==> run Z: inputs <==
Design smul_q31, start of the top module:
module smul_q31 (
    input  logic        clk,
    input  logic        reset,
    input  logic        go,
    input  logic [31:0] left,
    input  logic [31:0] right,
    output logic [31:0] out,
    output logic        done
);
clock: 5.67 ns
lec_check: 0
cap_margin: 15
core_aspect_ratio: 0.5
core_margin: 2
core_utilization: 72
cts_cluster_diameter: 395
cts_cluster_size: 99
setup_slack_margin: -0.19
slew_margin: 20
tns_end_percent: 15
run.sh (not shown) runs the stock make flow with config.mk's settings and CLKGATE_MAP_FILE=.
==> inputs of run A, as changes to run Z <==
==> flow/config.mk (replaced) <==
export PLATFORM = sky130hd
export DESIGN_NAME = smul_q31
export DESIGN_NICKNAME = smul_q31
export VERILOG_FILES = /design/flow/design.v
export SDC_FILE = /design/flow/constraint.sdc
export NUM_CORES = 4
export LEC_CHECK = 0
export CAP_MARGIN = 20
export CORE_MARGIN = 2
export CORE_UTILIZATION = 9
export SETUP_SLACK_MARGIN = 2.5
export SLEW_MARGIN = 20
==> flow/constraint.sdc (replaced) <==
create_clock -name core_clock -period 10.9 [get_ports {clk}]
set_input_delay 2.1800 -clock core_clock [delete_from_list [all_inputs] [get_ports {clk}]]
set_output_delay 2.1800 -clock core_clock [all_outputs]
set_load 0.01 [all_outputs]
==> notes <==
In count of clock-buffer cells in the layout, run A and run Z do not differ. Routed wire length: run A is higher than run Z (13%). Of run A and run Z, run Z has the higher global-route usage (gap 35 points). In run A the maximum frequency is lower than in run Z, by 5.6%. Clock skew: run Z is lower than run A (0.018 ns). Synthesized cell count is the same in run A and run Z. Run A passed the timing, DRC and antenna checks. Run Z finished but failed the layout checks on setup timing. First-iteration DRC count: run Z is higher than run A (65%). Between run Z and run A, the lower die size is in run Z (gap about 90%, measured against run A). Clock power: run A is lower than run Z (about 46%).

* * *

==> lagoon: inputs <==
==> flow/design.v <==
/*verilator lint_off MULTITOP*/
module num_rpad #(
    parameter int IN_WIDTH  = 32,
    parameter int OUT_WIDTH = 32
) (
    input  logic [ IN_WIDTH-1:0] in,
    output logic [OUT_WIDTH-1:0] out
);
  localparam int EXTEND = OUT_WIDTH - IN_WIDTH;
  assign out = {in, {EXTEND{1'b0}}};
endmodule
module num_sneg #(
    parameter int WIDTH = 32
) (
    input  logic signed [WIDTH-1:0] in,
    output logic signed [WIDTH-1:0] out
);
  assign out = -in;
endmodule
module num_sabs #(
    parameter int WIDTH = 32
) (
    input  logic signed [WIDTH-1:0] in,
    output logic signed [WIDTH-1:0] out
);
  assign out = in[WIDTH-1] ? -in : in;
endmodule
module num_min #(
    parameter int WIDTH = 32
) (
    input  logic [WIDTH-1:0] left,
    input  logic [WIDTH-1:0] right,
    output logic [WIDTH-1:0] out
);
  assign out = (left < right) ? left : right;
endmodule
module num_max #(
    parameter int WIDTH = 32
) (
    input  logic [WIDTH-1:0] left,
    input  logic [WIDTH-1:0] right,
    output logic [WIDTH-1:0] out
);
  assign out = (left > right) ? left : right;
endmodule
module num_smin #(
    parameter int WIDTH = 32
) (
    input  logic signed [WIDTH-1:0] left,
    input  logic signed [WIDTH-1:0] right,
    output logic signed [WIDTH-1:0] out
);
  assign out = (left < right) ? left : right;
endmodule
module num_smax #(
    parameter int WIDTH = 32
) (
    input  logic signed [WIDTH-1:0] left,
    input  logic signed [WIDTH-1:0] right,
    output logic signed [WIDTH-1:0] out
);
  assign out = (left > right) ? left : right;
endmodule
module num_ssignbit #(
    parameter int WIDTH = 32
) (
    input logic signed [WIDTH-1:0] in,
    output logic out
);
  assign out = in[WIDTH-1];
endmodule
module num_sadd #(
    parameter int LEFT_WIDTH = 32,
    parameter int LEFT_LSB = 0,
    parameter int RIGHT_WIDTH = 32,
    parameter int RIGHT_LSB = 0,
    parameter int OUT_WIDTH = 33
) (
    input  logic signed [ LEFT_WIDTH-1:0] left,
    input  logic signed [RIGHT_WIDTH-1:0] right,
    output logic signed [  OUT_WIDTH-1:0] out
);
  logic signed [  LEFT_LSB+LEFT_WIDTH-1:0] left_aligned;
  logic signed [RIGHT_LSB+RIGHT_WIDTH-1:0] right_aligned;
  assign left_aligned = {left, {LEFT_LSB{1'b0}}};
  assign right_aligned = {right, {RIGHT_LSB{1'b0}}};
  assign out = left_aligned + right_aligned;
endmodule
module num_smul #(
    parameter int LEFT_WIDTH = 32,
    parameter int RIGHT_WIDTH = 32,
    parameter int OUT_WIDTH = 64,
    parameter int OUT_LSB = 0
) (
    input  logic signed [ LEFT_WIDTH-1:0] left,
    input  logic signed [RIGHT_WIDTH-1:0] right,
    input  logic                          go,
    input  logic                          reset,
    input  logic                          clk,
    output logic signed [  OUT_WIDTH-1:0] out,
    output logic                          done
);
  logic [1:0] done_buffer;
  assign done = done_buffer[1];
  logic signed [       LEFT_WIDTH-1:0] left_tmp;
  logic signed [      RIGHT_WIDTH-1:0] right_tmp;
  logic signed [OUT_LSB+OUT_WIDTH-1:0] out_tmp;
  assign out = out_tmp[OUT_LSB+OUT_WIDTH-1:OUT_LSB];
  always_ff @(posedge clk) begin
    if (go) begin
      done_buffer[0] <= 1;
      done_buffer[1] <= done_buffer[0];
    end else begin
      done_buffer <= 0;
    end
  end
  always_ff @(posedge clk) begin
    if (!reset && go) begin
      left_tmp  <= left;
      right_tmp <= right;
    end else begin
      left_tmp  <= 0;
      right_tmp <= 0;
    end
  end
  always_ff @(posedge clk) begin
    if (reset) begin
      out_tmp <= 0;
    end else if (go) begin
      out_tmp <= left_tmp * right_tmp;
    end else begin
      out_tmp <= out_tmp;
    end
  end
endmodule
module smul_q31 (
    input  logic        clk,
    input  logic        reset,
    input  logic        go,
    input  logic [31:0] left,
    input  logic [31:0] right,
    output logic [31:0] out,
    output logic        done
);
  num_smul #(
      .LEFT_WIDTH (32),
      .RIGHT_WIDTH(32),
      .OUT_WIDTH  (32),
      .OUT_LSB    (31)
  ) mul (
      .left (left),
      .right(right),
      .go   (go),
      .reset(reset),
      .clk  (clk),
      .out  (out),
      .done (done)
  );
endmodule
==> flow/run.sh <==
#!/bin/bash
# the make line also repeats each setting of config.mk as NAME=value (left out here)
make -C /OpenROAD-flow-scripts/flow DESIGN_CONFIG=/design/flow/config.mk WORK_HOME=/design/flow/orfs CLKGATE_MAP_FILE= finish
==> flow/config.mk <==
export PLATFORM = sky130hd
export DESIGN_NAME = smul_q31
export DESIGN_NICKNAME = smul_q31
export VERILOG_FILES = /design/flow/design.v
export SDC_FILE = /design/flow/constraint.sdc
export NUM_CORES = 4
export LEC_CHECK = 0
export ABC_AREA = 1
export CAP_MARGIN = 5
export CORE_ASPECT_RATIO = 0.94
export CORE_MARGIN = 2
export CORE_UTILIZATION = 72
export CTS_CLUSTER_DIAMETER = 77
export CTS_CLUSTER_SIZE = 72
export MAX_ROUTING_LAYER = met4
export SETUP_SLACK_MARGIN = -0.61
export SLEW_MARGIN = 20
==> flow/constraint.sdc <==
create_clock -name core_clock -period 6.01 [get_ports {clk}]
set_input_delay 1.2020 -clock core_clock [delete_from_list [all_inputs] [get_ports {clk}]]
set_output_delay 1.2020 -clock core_clock [all_outputs]
set_load 0.01 [all_outputs]
==> pepper: changes against lagoon <==
ABC_AREA = not set   (was 1)
CAP_MARGIN = 20   (was 5)
CORE_ASPECT_RATIO = not set   (was 0.94)
CTS_CLUSTER_DIAMETER = 372   (was 77)
CTS_CLUSTER_SIZE = 99   (was 72)
MAX_ROUTING_LAYER = not set   (was met4)
SETUP_SLACK_MARGIN = not set   (was -0.61)
TNS_END_PERCENT = 15   (was not set)
==> flow/constraint.sdc (replaced) <==
create_clock -name core_clock -period 5.67 [get_ports {clk}]
set_input_delay 1.1340 -clock core_clock [delete_from_list [all_inputs] [get_ports {clk}]]
set_output_delay 1.1340 -clock core_clock [all_outputs]
set_load 0.01 [all_outputs]
==> results <==
| metric | pepper | lagoon |
|---|---|---|
| Outcome | complete, but fails checks | aborted with a tool error |
| Failing step | - | 5_1_grt |
| Layout check failures | negative setup slack | - |
| HPWL after DPL | 93,800 um | 110,000 um |
| Syn nets | 5,347 | 6,612 |
| FP Util | 73.0% | 73.0% |
| Synthesized-area fraction occupied by ao, oa, aoi and oai cells | 3.37% | 1.93% |
| Setup Buffers After CTS | 11 | 98 |
| Yosys cell count | 4,030 | 5,295 |
| Post-Synthesis Mean Instance Area | 9.54 um2 | 7.74 um2 |
| Synthesized cell area | 38,400 um2 | 41,000 um2 |
| Yosys stat chip area | 38,400 um2 | 41,000 um2 |
| Portion of synthesized cell area occupied by the leading cell type | 55.8% | 52.4% |
| Number of instances in the synthesized netlist | 4,030 | 5,295 |
| Die Y-Extent | 235 um | 235 um |
| Post-Place Setup Slack | -2.08 ns | -1.27 ns |
| Final weighted congestion of routability-driven global placement | 0.974 | 1.01 |
| Adder and majority gate portion of the synthesized area | 61.6% | 57.8% |
No activity file was given, so power comes from the tool's default toggle rates.
